Setup of try-indigo:
Design uart_top, start of the top module:
module  uart_top(
								input  clk,
								input  rst_n,
								input  din,
								input sw8,
								output  reg  [23:0] pic_out,
								output  reg [16:0] addr,
								output  reg wr_ram,
								output  tx,
								output  reg pic_done,    
								output  reg  pic_download,    
								output  reg [7:0] rgb_led
								);
	wire   dout_vld;
	wire  [7:0] dout;
	reg [3:0] code_p;
	reg  [4:0]  cnt;
	reg  [3:0]  state;
	wire  [3:0]  code;
	wire [7:0]  temp;
	reg [23:0] pic_reg;
	parameter  monitor=0;   
	parameter  second=1 ;
	parameter  third=2 ;
	parameter   fouth=3;
	parameter   fiveth=4;
	parameter   sixth=5;
	parameter   send=6;
	parameter   stop=7;
	assign temp=(dout>8'd57)?(dout-8'd87):(dout-8'd48);
	assign code=temp[3:0];
	always  @ (posedge clk or negedge rst_n)
	    begin
			if  (!rst_n)
			   begin
			      state<=monitor;
				  wr_ram<=1;
				  pic_out<=0;
				  addr<=0;
				  pic_done<=0;
				  end
			else
	case (state)
	monitor:	begin
				   if (dout_vld)
						begin
						    wr_ram<=1;	
							pic_reg[23:20]<=code;
							state<=second;
							code_p<=code;
						end
				 else
				          state<=monitor;
					end
	second:	begin
					if (dout_vld)
							begin
  ...
make LEC_CHECK=0 CAP_MARGIN=20 CORE_ASPECT_RATIO=0.5 CORE_MARGIN=9 CORE_UTILIZATION=66 CTS_CLUSTER_DIAMETER=375 CTS_CLUSTER_SIZE=100 SETUP_SLACK_MARGIN=-0.96 SLEW_MARGIN=20 finish   # period 10.0 ns
run.sh (not shown) runs the stock make flow with config.mk's settings and CLKGATE_MAP_FILE=.
#### Input delta (try-sierra over try-indigo)
# try-indigo
export LEC_CHECK = 0
export CAP_MARGIN = 20
export CORE_ASPECT_RATIO = 0.5
export CORE_MARGIN = 9
export CORE_UTILIZATION = 66
export CTS_CLUSTER_DIAMETER = 375
export CTS_CLUSTER_SIZE = 100
export SETUP_SLACK_MARGIN = -0.96
export SLEW_MARGIN = 20
create_clock -name core_clock -period 10.0 [get_ports {clk}]
# try-sierra
export LEC_CHECK = 0
export ABC_AREA = 1
export CAP_MARGIN = 20
export CELL_PAD_IN_SITES_GLOBAL_PLACEMENT = 1
export CORE_MARGIN = 2
export CORE_UTILIZATION = 40
export GPL_ROUTABILITY_DRIVEN = 1
export MAX_ROUTING_LAYER = met4
export SLEW_MARGIN = 25
create_clock -name core_clock -period 10.0 [get_ports {clk}]
### Flow results
try-sierra against try-indigo: routed wire length up 1.4 mm, part of the cycle the worst path needs saw a decrease, inverter tally of the final layout excluding the clock network rose by about 370%, shortest clock period the worst path allows after layout went down 0.078 ns.
Modified inputs, try-fjord compared to try-sierra
# try-sierra
export LEC_CHECK = 0
export ABC_AREA = 1
export CAP_MARGIN = 20
export CELL_PAD_IN_SITES_GLOBAL_PLACEMENT = 1
export CORE_MARGIN = 2
export CORE_UTILIZATION = 40
export GPL_ROUTABILITY_DRIVEN = 1
export MAX_ROUTING_LAYER = met4
export SLEW_MARGIN = 25
create_clock -name core_clock -period 10.0 [get_ports {clk}]
# try-fjord
export LEC_CHECK = 0
export CAP_MARGIN = 20
export CORE_MARGIN = 2
export CORE_UTILIZATION = 40
export CTS_CLUSTER_DIAMETER = 343
export HOLD_SLACK_MARGIN = 0.04
export SLEW_MARGIN = 20
create_clock -name core_clock -period 10.0 [get_ports {clk}]
[summary]
Looking at clock-buffer cell count, try-fjord sits 1 below try-sierra.
In try-fjord, the chip height came out 2.5% below the value in try-sierra.
Relative to try-sierra, area of the multi-input gates has gone down in try-fjord.
Status: floorplan utilization parity (try-sierra, try-fjord)
Of try-fjord and try-sierra, the run reporting the lower part of the power in combinational logic was try-fjord.
try-sierra tops out at a higher clock frequency than try-fjord.
try-fjord vs try-sierra, clock power share went up by 1.2 points.
Input-level comparison between try-cedar and try-fjord:
# try-fjord
export LEC_CHECK = 0
export CAP_MARGIN = 20
export CORE_MARGIN = 2
export CORE_UTILIZATION = 40
export CTS_CLUSTER_DIAMETER = 343
export HOLD_SLACK_MARGIN = 0.04
export SLEW_MARGIN = 20
create_clock -name core_clock -period 10.0 [get_ports {clk}]
# try-cedar
export LEC_CHECK = 0
export CAP_MARGIN = 20
export CORE_ASPECT_RATIO = 0.5
export CORE_MARGIN = 2
export CORE_UTILIZATION = 70
export CTS_CLUSTER_DIAMETER = 375
export CTS_CLUSTER_SIZE = 100
export HOLD_SLACK_MARGIN = 0.3
export SETUP_SLACK_MARGIN = -0.96
export SLEW_MARGIN = 20
export TNS_END_PERCENT = 5
create_clock -name core_clock -period 10.0 [get_ports {clk}]
[summary]
From try-fjord to try-cedar, number of ports placed on the die boundary did not move at all. Aggregate routed wire length grows by a few percent when moving from try-fjord to try-cedar. Die outline height in try-cedar is about 45% lower than in try-fjord. On worst hold slack across all endpoints, try-fjord loses to try-cedar. The placed wire-length estimate on try-cedar is in line with that on try-fjord. [try-cedar vs try-fjord] power after layout: higher in try-cedar. Between try-fjord and try-cedar, the difference in combinational power is negligible. There was hardly any difference in sequential power between try-cedar and try-fjord. try-cedar gives more worst setup slack than try-fjord did.


uart_top again, from the RTL that the note above started with.
Settings: LEC_CHECK=0, ABC_AREA=1, CAP_MARGIN=0, CORE_MARGIN=2, CORE_UTILIZATION=72, CTS_CLUSTER_DIAMETER=260, CTS_CLUSTER_SIZE=72, GPL_ROUTABILITY_DRIVEN=1, GPL_TIMING_DRIVEN=1, PLACE_DENSITY=0.36, SETUP_SLACK_MARGIN=-0.08, SLEW_MARGIN=20; clock period 2.2 ns.
The baseline finished but fails on negative hold slack, negative setup slack.
Edit:
- ABC_AREA: 1 -> unset
- CAP_MARGIN: 0 -> 30
- CORE_UTILIZATION: 72 -> 71
- CTS_CLUSTER_DIAMETER: 260 -> 221
- CTS_CLUSTER_SIZE: 72 -> unset
- PLACE_DENSITY: 0.36 -> unset
- SETUP_SLACK_MARGIN: -0.08 -> unset
- clock period: 2.2 -> 3.08 ns (I/O delays scaled with it)
After rerunning: This time the run ran to the end with violations: negative setup slack; worst hold slack improves by 0.38 ns; power goes down by 29%; setup slack improves by 0.45 ns; clock power goes down by about 15%.
Edit:
- CAP_MARGIN: 30 -> 20
- CORE_UTILIZATION: 71 -> 43
- CTS_CLUSTER_DIAMETER: 221 -> unset
- GPL_ROUTABILITY_DRIVEN: 1 -> unset
- GPL_TIMING_DRIVEN: 1 -> unset
- clock period: 3.08 -> 3.68 ns (I/O delays scaled with it)
What happened: Now the flow passed the timing, design-rule and antenna checks. Worst hold slack gets worse by 0.048 ns. Count of clock-buffer cells in the layout grows by 2. Power shrinks by about 30%. Routed wire length shrinks by about 30%. Cell area shrinks by 4.2%. Core utilization shrinks by 38 points.


uart_top again, from the RTL that the note above started with.
==> flow/design.v (excerpt) <==
module  uart_top(
								input  clk,
								input  rst_n,
								input  din,
								input sw8,
								output  reg  [23:0] pic_out,
								output  reg [16:0] addr,
								output  reg wr_ram,
								output  tx,
								output  reg pic_done,    
								output  reg  pic_download,    
								output  reg [7:0] rgb_led
								);
	wire   dout_vld;
	wire  [7:0] dout;
	reg [3:0] code_p;
	reg  [4:0]  cnt;
	reg  [3:0]  state;
	wire  [3:0]  code;
	wire [7:0]  temp;
	reg [23:0] pic_reg;
	parameter  monitor=0;   
	parameter  second=1 ;
	parameter  third=2 ;
	parameter   fouth=3;
	parameter   fiveth=4;
	parameter   sixth=5;
	parameter   send=6;
	parameter   stop=7;
	assign temp=(dout>8'd57)?(dout-8'd87):(dout-8'd48);
	assign code=temp[3:0];
	always  @ (posedge clk or negedge rst_n)
	    begin
			if  (!rst_n)
			   begin
			      state<=monitor;
				  wr_ram<=1;
				  pic_out<=0;
				  addr<=0;
				  pic_done<=0;
				  end
			else
	case (state)
	monitor:	begin
				   if (dout_vld)
						begin
						    wr_ram<=1;	
  ...
clock: 6.84 ns
lec_check: 0
abc_area: 1
cap_margin: 15
core_margin: 2
core_utilization: 72
cts_cluster_diameter: 222
cts_cluster_size: 72
setup_slack_margin: 0.66
slew_margin: 40
The baseline finished with timing, DRC and antenna clean.
Edit:
CAP_MARGIN = 20   (was 15)
CTS_CLUSTER_DIAMETER = not set   (was 222)
CTS_CLUSTER_SIZE = not set   (was 72)
SETUP_SLACK_MARGIN = not set   (was 0.66)
SLEW_MARGIN = 20   (was 40)
clock period = 2.58 ns   (was 6.84 ns; I/O delays follow)
Outcome:
- Now the flow produced a layout that fails on setup timing
- routed wire length grows by well over a third
- final cell count rose slightly
- setup slack loses 4000 ps
- total power rises to 3.2 times its value
- cell area rises by a few percent
- clock-buffer cell count came out higher by 4
- first-iteration DRC count grows by well over a third
Edit:
ABC_AREA = not set   (was 1)
CORE_UTILIZATION = 40   (was 72)
clock period = 2.56 ns   (was 2.58 ns; I/O delays follow)
The changed run completed and failed the layout checks on setup timing. Non-clock buffer count climbs by 13. Global-route usage drops by 16 points. Cell area drops by 2.1%. Die area climbs by 68%. Clock power drops by about 6%. Sequential power stays flat. Hold slack gets better by 270 ps. Clock-buffer cell count drops by 4. Power drops by 6.6%. Synthesized area drops by 5.1%. Final cell count drops by 13%.
Edit:
ABC_AREA = 1   (was not set)
CAP_MARGIN = 35   (was 20)
CORE_UTILIZATION = 70   (was 40)
CTS_CLUSTER_SIZE = 23   (was not set)
clock period = 2.04 ns   (was 2.56 ns; I/O delays follow)
Now the flow ran to the end with violations: hold timing, setup timing; hold slack got worse by 390 ps; first-iteration DRC count goes up to 4.0 times its value; count of clock-buffer cells in the layout does not change.
Edit:
CAP_MARGIN = 20   (was 35)
CORE_ASPECT_RATIO = 1.95   (was not set)
CORE_UTILIZATION = 72   (was 70)
CTS_CLUSTER_SIZE = 94   (was 23)
SLEW_MARGIN = 40   (was 20)
TNS_END_PERCENT = 10   (was not set)
This time the run completed, yet does not pass: setup timing.
Power fell by 4.1%.
Sequential power barely changes.
Utilization rose by 0.60 points.
Wire length fell by 8.9%.
Via count fell by 5.2%.
Sequential cell count is unchanged.
Count of clock-buffer cells in the layout rose by 5.
Die size fell by 2.3%.
Sequential share of layout area rose by 0.65 points.
Setup slack is better by 49 ps.
Edit:
ABC_AREA = 0   (was 1)
CAP_MARGIN = 35   (was 20)
CORE_ASPECT_RATIO = not set   (was 1.95)
CORE_UTILIZATION = 70   (was 72)
CTS_CLUSTER_SIZE = 23   (was 94)
SETUP_SLACK_MARGIN = 0.59   (was not set)
SLEW_MARGIN = 20   (was 40)
TNS_END_PERCENT = not set   (was 10)
Outcome: With this change the flow failed in 4_1_cts with DPL-0038; die area goes down by a few percent; area after synthesis went down by a few percent; synthesized cell count decreases by a quarter to a third.


Starting RTL as in the previous note.
Settings: LEC_CHECK=0, ABC_AREA=1, CAP_MARGIN=20, CORE_MARGIN=2, CORE_UTILIZATION=70, CTS_CLUSTER_DIAMETER=233, CTS_CLUSTER_SIZE=23, SLEW_MARGIN=20; clock period 2.06 ns.
The baseline finished but failed the layout checks on hold timing, setup timing.
Next try:
CAP_MARGIN = 35   (was 20)
CTS_CLUSTER_DIAMETER = 360   (was 233)
PLACE_DENSITY_LB_ADDON = 0.12   (was not set)
clock period = 2.04 ns   (was 2.06 ns; I/O delays follow)
After rerunning:
- The changed run completed, yet does not pass: hold timing, setup timing
- total power fell by 0.86%
- hold slack gains 0.035 ns
- non-clock buffer count does not change
- maximum frequency drops by 3.5%
- setup slack gets worse by 0.12 ns
- via count rises by 8.3%
- synthesized area is unchanged
Next try:
ABC_AREA = not set   (was 1)
CAP_MARGIN = 20   (was 35)
CTS_CLUSTER_DIAMETER = not set   (was 360)
CTS_CLUSTER_SIZE = 37   (was 23)
PLACE_DENSITY_LB_ADDON = not set   (was 0.12)
clock period = 2.33 ns   (was 2.04 ns; I/O delays follow)
Outcome: This time the run reached the layout checks and failed them: setup timing; clock power goes down by 12%; fmax goes down by 19%; final area goes down by 5.8%; worst setup slack loses 0.36 ns; total power goes down by 17%; die size goes down by 4.9%; utilization goes down by 0.36 points; clock-buffer cell count goes down by 1; sequential power goes down by 12%; cell count goes down by 24%.
Next try:
CORE_UTILIZATION = 40   (was 70)
CTS_CLUSTER_SIZE = not set   (was 37)
clock period = 3.68 ns   (was 2.33 ns; I/O delays follow)
=>
- The changed run completed with no timing, DRC or antenna violations
- combinational power went down by well over a third
- cell count came out higher by a little under a tenth
- die size climbs by well over a third
- area after synthesis does not change
- worst hold slack gets worse by 0.098 ns
- fmax decreases slightly
- wire length shrinks by a quarter to a third
- via count drops by roughly a tenth
Next try:
clock period = 10.0 ns   (was 3.68 ns; I/O delays follow)
Effect: The changed run completed without violations; critical path depth rose by 1; power went down by well over a third; clock power fell by well over a third; setup slack improves by 6.2 ns; final area barely changes; synthesized cell count does not change; wire length went down by a few percent; register-to-register slack improved by 6.2 ns; core utilization went down by 0.12 points.


Setup of run a:
Starting RTL as in the previous note.
Design uart_top, start of the top module:
module  uart_top(
								input  clk,
								input  rst_n,
								input  din,
								input sw8,
								output  reg  [23:0] pic_out,
								output  reg [16:0] addr,
								output  reg wr_ram,
								output  tx,
								output  reg pic_done,    
								output  reg  pic_download,    
								output  reg [7:0] rgb_led
								);
==> flow/config.mk <==
export PLATFORM = sky130hd
export DESIGN_NAME = uart_top
export DESIGN_NICKNAME = uart_top
export VERILOG_FILES = /design/flow/design.v
export SDC_FILE = /design/flow/constraint.sdc
export NUM_CORES = 4
export LEC_CHECK = 0
export ABC_AREA = 1
export CAP_MARGIN = 0
export CORE_MARGIN = 2
export CORE_UTILIZATION = 72
export CTS_CLUSTER_DIAMETER = 260
export CTS_CLUSTER_SIZE = 72
export GPL_ROUTABILITY_DRIVEN = 1
export GPL_TIMING_DRIVEN = 1
export PLACE_DENSITY = 0.61
export SETUP_SLACK_MARGIN = 0.22
export SLEW_MARGIN = 20
==> flow/constraint.sdc <==
create_clock -name core_clock -period 3.02 [get_ports {clk}]
set_input_delay 0.6040 -clock core_clock [delete_from_list [all_inputs] [get_ports {clk}]]
set_output_delay 0.6040 -clock core_clock [all_outputs]
set_load 0.01 [all_outputs]
Inputs modified between run a and run b:
- CTS_CLUSTER_SIZE no longer set, was 72
- SETUP_SLACK_MARGIN no longer set, was 0.22
- CAP_MARGIN now 30, was 0
- CORE_UTILIZATION now 68, was 72
- ABC_AREA no longer set, was 1
- the clock period (ns, I/O delays scaled along) now 2.26, was 3.02
Results
- Taking run a as the reference, in run b arithmetic-cell share of the synthesized area counting full adders, half adders and majority gates up 0.21 points, power up about 40%, Yosys chip area down 360 sq um, tightest slew margin relative to the limit down 13 points, core utilization down 0.71 points.
- Cmp run b vs run a: net switching power higher in run b
- To summarise run b: no stage aborted, but the layout did not pass its checks, failing on negative setup slack.
- Going from run a to run b, clock network fraction of total power shrinks by 4.6 points.


## run 1
The RTL this note starts from:
==> flow/design.v <==
`timescale 1ns / 1ps
module uart_rx(
               input               clk          ,		 
               input               rst_n        ,	
               input               din          ,
               output  reg [7:0]    dout         ,		
               output  reg         dout_vld     
               );
parameter    	   BPS	  =	217;	 
reg   [14:0]        cnt0         ;
wire                add_cnt0     ;
wire                end_cnt0     ;
reg   [ 3:0]        cnt1         ;
wire                add_cnt1     ;
wire                end_cnt1     ;
reg                 rx0          ;	
reg                 rx1          ;	
reg                 rx2          ;	
wire                rx_en        ;
reg                 flag_add     ;
always @ (posedge clk or negedge rst_n) begin
	if(!rst_n) begin
		rx0 <= 1'b1;
        rx1 <= 1'b1;
        rx2 <= 1'b1;
	end
	else begin
		rx0 <= din;
        rx1 <= rx0;
        rx2 <= rx1;
	end
end
assign rx_en = rx2 & ~rx1;	
always @(posedge clk or negedge rst_n)begin
    if(!rst_n)begin
        cnt0 <= 0;
    end
    else if(add_cnt0)begin
        if(end_cnt0)
            cnt0 <= 0;
        else
            cnt0 <= cnt0 + 1;
    end
end
assign add_cnt0 = flag_add;
assign end_cnt0 = add_cnt0 && cnt0==BPS-1 ;
always @(posedge clk or negedge rst_n)begin 
    if(!rst_n)begin
        cnt1 <= 0;
    end
    else if(add_cnt1)begin
        if(end_cnt1)
            cnt1 <= 0;
        else
            cnt1 <= cnt1 + 1;
    end
end
assign add_cnt1 = end_cnt0;
assign end_cnt1 = add_cnt1 && cnt1==9-1 ;  
always @ (posedge clk or negedge rst_n)begin
	if(!rst_n) begin
		flag_add <= 1'b0;
	end
	else if(rx_en) begin		
		flag_add <= 1'b1;	
	end
    else if(end_cnt1) begin		
		flag_add <= 1'b0;	
	end
end
always @ (posedge clk or negedge rst_n)begin
	if(!rst_n) begin
		dout <= 8'd0;
	end
	else if(add_cnt0 && cnt0==BPS/2-1 && cnt1!=0) begin		 
	    dout[cnt1-1]<= rx2 ;
	end
end
always @ (posedge clk or negedge rst_n)begin
	if(!rst_n) begin
		dout_vld <= 1'b0;
	end
    else if(end_cnt1) begin		
		dout_vld <= 1'b1;	
	end
	else begin	
        dout_vld <= 1'b0;			
	end
end
endmodule
`timescale 1ns / 1ps
module uart_tx(
                 input             clk    ,			
                 input             rst_n  ,		
                 input [7:0]       din    ,
                 input             din_vld,	  
                 output reg        rdy    ,   
                 output reg        dout   
             );
parameter         BPS    = 217;
reg   [7:0]       tx_data_tmp;	
reg               flag_add   ;
reg   [14:0]      cnt0       ;
wire              add_cnt0   ;
wire              end_cnt0   ;
reg   [ 3:0]      cnt1       ;
wire              add_cnt1   ;
wire              end_cnt1   ;
wire  [ 9:0]      data       ;
always  @(posedge clk or negedge rst_n)begin
    if(rst_n==1'b0)begin
        flag_add <= 0;
    end
    else if(flag_add==0 && din_vld)begin
        flag_add <= 1;
    end
    else if(end_cnt1)begin
        flag_add <= 0;
    end
end
always @(posedge clk or negedge rst_n)begin
    if(!rst_n)begin
        cnt0 <= 0;
    end
    else if(add_cnt0)begin
        if(end_cnt0)
            cnt0 <= 0;
        else
            cnt0 <= cnt0 + 1;
    end
end
assign add_cnt0 = flag_add;
assign end_cnt0 = add_cnt0 && cnt0==BPS-1 ;
always @(posedge clk or negedge rst_n)begin 
    if(!rst_n)begin
        cnt1 <= 0;
    end
    else if(add_cnt1)begin
        if(end_cnt1)
            cnt1 <= 0;
        else
            cnt1 <= cnt1 + 1;
    end
end
assign add_cnt1 = end_cnt0;
assign end_cnt1 = add_cnt1 && cnt1==10-1 ;
always @ (posedge clk or negedge rst_n) begin
	if(!rst_n) begin
		tx_data_tmp <=8'd0;
	end
	else if(flag_add==1'b0 && din_vld) begin	
		tx_data_tmp <= din;	
	end
end
always @ (posedge clk or negedge rst_n) begin
	if(!rst_n) begin
		dout <= 1'b1;
	end
	else if(add_cnt0 && cnt0==1-1)begin
        dout<= data[cnt1];
    end 
end
assign  data = {1'b1,tx_data_tmp,1'b0};  
always  @(*)begin
    if(din_vld || flag_add)
        rdy = 1'b0;
    else
        rdy = 1'b1;
end
endmodule
module  uart_top(
								input  clk,
								input  rst_n,
								input  din,
								input sw8,
								output  reg  [23:0] pic_out,
								output  reg [16:0] addr,
								output  reg wr_ram,
								output  tx,
								output  reg pic_done,    
								output  reg  pic_download,    
								output  reg [7:0] rgb_led
								);
	wire   dout_vld;
	wire  [7:0] dout;
	reg [3:0] code_p;
	reg  [4:0]  cnt;
	reg  [3:0]  state;
	wire  [3:0]  code;
	wire [7:0]  temp;
	reg [23:0] pic_reg;
	parameter  monitor=0;   
	parameter  second=1 ;
	parameter  third=2 ;
	parameter   fouth=3;
	parameter   fiveth=4;
	parameter   sixth=5;
	parameter   send=6;
	parameter   stop=7;
	assign temp=(dout>8'd57)?(dout-8'd87):(dout-8'd48);
	assign code=temp[3:0];
	always  @ (posedge clk or negedge rst_n)
	    begin
			if  (!rst_n)
			   begin
			      state<=monitor;
				  wr_ram<=1;
				  pic_out<=0;
				  addr<=0;
				  pic_done<=0;
				  end
			else
	case (state)
	monitor:	begin
				   if (dout_vld)
						begin
						    wr_ram<=1;	
							pic_reg[23:20]<=code;
							state<=second;
							code_p<=code;
						end
				 else
				          state<=monitor;
					end
	second:	begin
					if (dout_vld)
							begin
								pic_reg[19:16]<=code;
								state<=third;
								rgb_led<={code_p,code};
							end
					else
							state<=second;
					end
		third:		begin
					if (dout_vld)
						begin
							pic_reg[15:12]<=code;
							state<=fouth;
							code_p<=code;
						end
					else
						state<=third;
					end
		fouth:		begin
					if (dout_vld)
						begin
							pic_reg[11:8]<=code;
							state<=fiveth;
							rgb_led<={code_p,code};
						end
					else
						state<=fouth;
					end
		fiveth:		begin
					if (dout_vld)
						begin
							pic_reg[7:4]<=code;
							state<=sixth;
							code_p<=code;
						end
					else
						state<=fiveth;
					end
        sixth:		begin
					if (dout_vld)
						begin
							pic_reg[3:0]<=code;
							state<=send;
							rgb_led<={code_p,code};
						end
					else
						state<=sixth;
					end
		send: 	 begin
						wr_ram<=0;
						pic_out<=pic_reg;
						if (addr<479)
							begin
								addr<=addr+1;								
								pic_done<=0;
								state<=monitor;
							end
			         else if (addr==479)
					        begin								 
							     addr<=0;		
								 pic_done<=1;
								 state<=stop;								
							end	 
						end
		stop:  begin
					if  (sw8==1)
					    state<=monitor;
					else
						begin
						state<=stop;
						end
				  end
		     endcase
		end
		always  @ (posedge  clk or negedge rst_n)
		    begin
				if (!rst_n)
					cnt<=0;
				else if (state==send)
				    cnt<=cnt+1;
			    else 
					cnt<=cnt;
			end
		always  @ (posedge  clk or negedge rst_n)
			begin
				if (!rst_n)
					pic_download<=1;
		   else if (cnt>=15)
					pic_download<=0;
			else
					pic_download<=1;
			end
		uart_rx #(.BPS(16)) uart_rx(
								.clk(clk),
								.rst_n(rst_n),
								.din(din),
								.dout(dout),
								.dout_vld(dout_vld)
								);
	   uart_tx #(.BPS(16)) uart_tx(
                              .clk(clk)    ,			
                              .rst_n(rst_n)  ,		
							  .din_vld(dout_vld)    ,
							  .din(dout),
							  .dout(tx),
							  .rdy()
							); 
		endmodule 
make LEC_CHECK=0 CAP_MARGIN=30 CORE_MARGIN=2 CORE_UTILIZATION=72 CTS_CLUSTER_DIAMETER=260 GPL_ROUTABILITY_DRIVEN=1 GPL_TIMING_DRIVEN=1 SETUP_SLACK_MARGIN=-0.19 SLEW_MARGIN=20 finish   # period 2.69 ns
Run 1 finished every stage; the final checks, however, were not passed, the failures being negative setup slack.
[inputs] run 2 vs run 1
Settings: SETUP_SLACK_MARGIN changed from -0.19 to 0.22; CTS_CLUSTER_SIZE newly set to 72; ABC_AREA newly set to 1; CORE_UTILIZATION changed from 72 to 68; PLACE_DENSITY newly set to 0.61; the clock period (ns, I/O delays scaled along) changed from 2.69 to 2.16.
Notes after the runs:
Looking at area fraction in xor and xnor cells, run 2 sits 2.0 points lower than run 1 does. Relative to run 1, total negative setup slack increased by 1800 ps in run 2. Run 2 ran in full, but the layout does not pass; the checks complain about negative setup slack. In run 1 the implementation ran to completion but is not tape-out ready, as the final checks report negative setup slack. Path category of the worst min-delay check = in2async: run 2; path category of the worst min-delay check = reg2reg: run 1. Going from run 1 to run 2, register share after synthesis shrinks by 3.1 points. Final non-filler cell area, run 1 and run 2: lower on run 1. Compare run 1 and run 2 | detailed-routing iteration count for the pre-antenna-repair pass higher: run 2. Run 2 ends up with higher post-layout instance count excluding filler cells than run 1 does.
Edits applied to the flow inputs when going from run 2 to run 3:
Settings: a deleted SETUP_SLACK_MARGIN that had been 0.22; a deleted CTS_CLUSTER_SIZE that had been 72; a change of CTS_CLUSTER_DIAMETER from 260 to 228; a change of CORE_UTILIZATION from 68 to 71; a deleted ABC_AREA that had been 1; a deleted PLACE_DENSITY that had been 0.61; a change of the clock period (ns, I/O delays scaled along) from 2.16 to 3.25.
[summary]
- Ran to the end and failed final checks on negative setup slack: run 3.
- NOTE final cell count without fillers run 2->run 3 decreased by more than a quarter
- Run 3 against run 2: layout-stage area growth over the synthesis result moved down, power in the clock group moved down, adder-cell area share of the yosys netlist moved up.
- Relative to run 2, sequential share of layout area has increased by 3.6 points in run 3.
The following lists how run 4 was set up differently from run 3:
Settings: a change of CORE_UTILIZATION from 71 to 65; a change of CTS_CLUSTER_DIAMETER from 228 to 260; a change of the clock period (ns, I/O delays scaled along) from 3.25 to 3.42.
## What came out
Run 4 has completed all stages; timing, DRC and antenna checks passed. Compared run 4 vs run 3, and fmax is up in run 4. As far as count of clock-buffer cells in the layout goes, run 3 and run 4 are indistinguishable; the numbers are identical. Comparing the two runs side by side, run 4 comes out ahead of run 3 on maximum ir drop on the vdd rail. On post-route total power: between run 4 and run 3, it ends up lower for run 4. Synthesis-to-layout area growth (run 4 over run 3): decrease, 5.0 points. Going from run 3 to run 4, the design area was found to have gone down by about 4%. On total die size: between run 4 and run 3, it ends up lower for run 3.
Power figures rest on the tool's default switching activity, not on a simulated workload.
